==> inputs of garnet <==
==> flow/design.v (excerpt) <==
module snack(
    input ps2_data,
    input ps2_clk,
    input clk,
    input [1:0] speed_mode,
    input rst_n,
    input key,
    output hsync,
    output vsync,
    output beep,
    output [3:0] vga_r,
    output [3:0] vga_g,
    output [3:0] vga_b
    );
Settings: LEC_CHECK=0, CAP_MARGIN=20, CORE_ASPECT_RATIO=0.75, CORE_MARGIN=2, CORE_UTILIZATION=57, CTS_CLUSTER_SIZE=30, GPL_TIMING_DRIVEN=1, PLACE_DENSITY_LB_ADDON=0.09, SETUP_SLACK_MARGIN=3.62, SLEW_MARGIN=20, TNS_END_PERCENT=90; clock period 12.4 ns.
run.sh (not shown) runs the stock make flow with config.mk's settings and CLKGATE_MAP_FILE=.
==> ember: changes against garnet <==
CORE_ASPECT_RATIO = default   (was 0.75)
CORE_UTILIZATION = 72   (was 57)
CTS_CLUSTER_DIAMETER = 378   (was default)
CTS_CLUSTER_SIZE = 10   (was 30)
GPL_TIMING_DRIVEN = default   (was 1)
SETUP_SLACK_MARGIN = 1.69   (was 3.62)
TNS_END_PERCENT = default   (was 90)
==> flow/constraint.sdc (replaced) <==
create_clock -name core_clock -period 5.7 [get_ports {clk}]
set_input_delay 1.1400 -clock core_clock [delete_from_list [all_inputs] [get_ports {clk}]]
set_output_delay 1.1400 -clock core_clock [all_outputs]
set_load 0.01 [all_outputs]
==> amber: changes against garnet <==
CORE_ASPECT_RATIO = default   (was 0.75)
CORE_UTILIZATION = 58   (was 57)
CTS_CLUSTER_SIZE = default   (was 30)
GPL_TIMING_DRIVEN = default   (was 1)
PLACE_DENSITY_LB_ADDON = default   (was 0.09)
SETUP_SLACK_MARGIN = default   (was 3.62)
TNS_END_PERCENT = default   (was 90)
==> flow/constraint.sdc (replaced) <==
create_clock -name core_clock -period 16.4 [get_ports {clk}]
set_input_delay 3.2800 -clock core_clock [delete_from_list [all_inputs] [get_ports {clk}]]
set_output_delay 3.2800 -clock core_clock [all_outputs]
set_load 0.01 [all_outputs]
==> qor summary <==
Result of the run: ember no timing/DRC/antenna violations; amber no timing/DRC/antenna violations; garnet no timing/DRC/antenna violations
Design Area, Final: ember 0.0578 mm2; amber 0.0581 mm2; garnet 0.0581 mm2
Total iterations of the first detailed-routing run: ember 8; amber 6; garnet 7
Peak-usage layer in the global routing report: ember met2; amber met2; garnet met1
Req. time, crit path: ember 6.22 ns; amber 13.12 ns; garnet 12.93 ns
Clock transition at the registers of the reported paths: ember 0.06 ns; amber 0.06 ns; garnet 0.07 ns
Detailed-routed wire length on met3: ember 17600 um; amber 12000 um; garnet 18400 um
Largest power group: ember sequential cells; amber clock; garnet clock
Number of nets in the final layout: ember 7312; amber 7289; garnet 7282
Final non-clock buffer share: ember 0.0172; amber 0.0121; garnet 0.0119
Worst clock skew: ember 0.0412 ns; amber 0.0373 ns; garnet 0.0353 ns
Worst Reg-to-Reg Cells: ember 13; amber 10; garnet 11
Pin count of the biggest net entering global routing: ember 214; amber 209; garnet 216
Initial antenna violation count: ember 3; amber 5; garnet 2
Final WL: ember 167000 um; amber 171000 um; garnet 174000 um
Quantity of gates resized following cts: ember 24; amber 0; garnet 0
Power dissipated in the clock network: ember 4.13 mW; amber 1.71 mW; garnet 2.27 mW
Critical path fanouts, max: ember 6; amber 4; garnet 24
Stage-log warning count: ember 107; amber 100; garnet 100
Power attributed to combinational cells: ember 2.50 mW; amber 0.867 mW; garnet 1.16 mW

==> indigo: inputs <==
snack again, from the RTL that the note above started with.
==> flow/design.v (excerpt) <==
module snack(
    input ps2_data,
    input ps2_clk,
    input clk,
    input [1:0] speed_mode,
    input rst_n,
    input key,
    output hsync,
    output vsync,
    output beep,
    output [3:0] vga_r,
    output [3:0] vga_g,
    output [3:0] vga_b
    );
    wire key_r,key_l,key_u,key_d;
    PS2 ps2(.clk(clk),.rst(!rst_n),.ps2_clk(ps2_clk),.ps2_data(ps2_data),.up(key_u),.left(key_l),.right(key_r),.down(key_d));
    wire [9:0] col;
    wire [8:0] row;
    wire [9:0] box_x;
    wire [8:0] box_y;
    wire drive;
    wire snake_r;
    wire snake_head;
    snack_control u1_snack_control(
        .clk(clk),
        .rst_n(rst_n),
        .key_r(key_r),
        .key_l(key_l),
        .key_u(key_u),
        .key_d(key_d),
        .box_x(box_x),
        .box_y(box_y),
        .x_pos(col),
        .y_pos(row),
        .speed_mode(speed_mode),
        .drive(drive),
        .snack_r(snake_r),
        .snake_head(snake_head)
                  );
    random_box u1_random_box(
        .clk(clk),
        .rst_n(rst_n),
        .drive(drive), 
        .box_x(box_x), 
        .box_y(box_y)
    );
    wire [11:0] pixel;
    wire rdn;
    reg control_signal;
    wire [3:0]vga_r1;
    wire [3:0]vga_g1;
    wire [3:0]vga_b1;
    wire hsync1;
    wire vsync1;
    wire [3:0]vga_r2;
    wire [3:0]vga_g2;
    wire [3:0]vga_b2;
    wire hsync2;
    wire vsync2;
    VGA vga0(
        .clk(clk),
        .rst(!rst_n),
        .R(vga_r1),
        .G(vga_g1),
        .B(vga_b1),
        .HS(hsync1),
        .VS(vsync1),
        .row(row),
        .col(col),
        .rdn(rdn),
        .Din(pixel)
    );
    assign vga_r2 = 4'h0;
    assign vga_g2 = 4'h0;
    assign vga_b2 = 4'h0;
  ...
==> flow/config.mk <==
export PLATFORM = sky130hd
export DESIGN_NAME = snack
export DESIGN_NICKNAME = snack
export VERILOG_FILES = /design/flow/design.v
export SDC_FILE = /design/flow/constraint.sdc
export NUM_CORES = 4
export LEC_CHECK = 0
export CAP_MARGIN = 5
export CORE_MARGIN = 2
export CORE_UTILIZATION = 72
export CTS_CLUSTER_DIAMETER = 25
export CTS_CLUSTER_SIZE = 56
export HOLD_SLACK_MARGIN = 0.23
export PLACE_DENSITY_LB_ADDON = 0.0
export SETUP_SLACK_MARGIN = 1.7
export SLEW_MARGIN = 20
==> flow/constraint.sdc <==
create_clock -name core_clock -period 5.79 [get_ports {clk}]
set_input_delay 1.1580 -clock core_clock [delete_from_list [all_inputs] [get_ports {clk}]]
set_output_delay 1.1580 -clock core_clock [all_outputs]
set_load 0.01 [all_outputs]
==> inputs of sierra, as changes to indigo <==
- CAP_MARGIN: 5 -> 30
- CELL_PAD_IN_SITES_DETAIL_PLACEMENT: not set -> 0
- CELL_PAD_IN_SITES_GLOBAL_PLACEMENT: not set -> 0
- CTS_CLUSTER_DIAMETER: 25 -> not set
- CTS_CLUSTER_SIZE: 56 -> not set
- HOLD_SLACK_MARGIN: 0.23 -> not set
- MIN_ROUTING_LAYER: not set -> met1
- PLACE_DENSITY: not set -> 0.69
- PLACE_DENSITY_LB_ADDON: 0.0 -> not set
==> flow/constraint.sdc (replaced) <==
create_clock -name core_clock -period 5.7 [get_ports {clk}]
set_input_delay 1.1400 -clock core_clock [delete_from_list [all_inputs] [get_ports {clk}]]
set_output_delay 1.1400 -clock core_clock [all_outputs]
set_load 0.01 [all_outputs]
==> comparison table <==
| item | indigo | sierra |
|---|---|---|
| Result of the run | complete, no violations | complete, no violations |
| Antenna diode count | 1 | 2 |
| Slew at the pin closest to its max-slew limit | 1.25 ns | 1.01 ns |
| Combinational group share of total power | 14.4% | 21.9% |
| Global-route wire length before repair | 271000 um | 263000 um |
| Number of cells upsized or downsized after cts | 9 | 25 |
| Clkbuf count | 219 | 107 |
| Setup Slack @ Placement | 1.24 ns | 1.26 ns |
| Sequential group power | 4.62 mW | 4.60 mW |
| Post-layout nets | 7402 | 7345 |
| Final std cell area, no fill | 61700 um^2 | 58600 um^2 |
| Number of antenna violations at the first check in global routing | 3 | 6 |
| Clock insertion delay at the later pin of the skew report | 0.77 ns | 0.65 ns |
| Power share of the clock group | 58.1% | 39.4% |
No activity file was given, so power comes from the tool's default toggle rates.
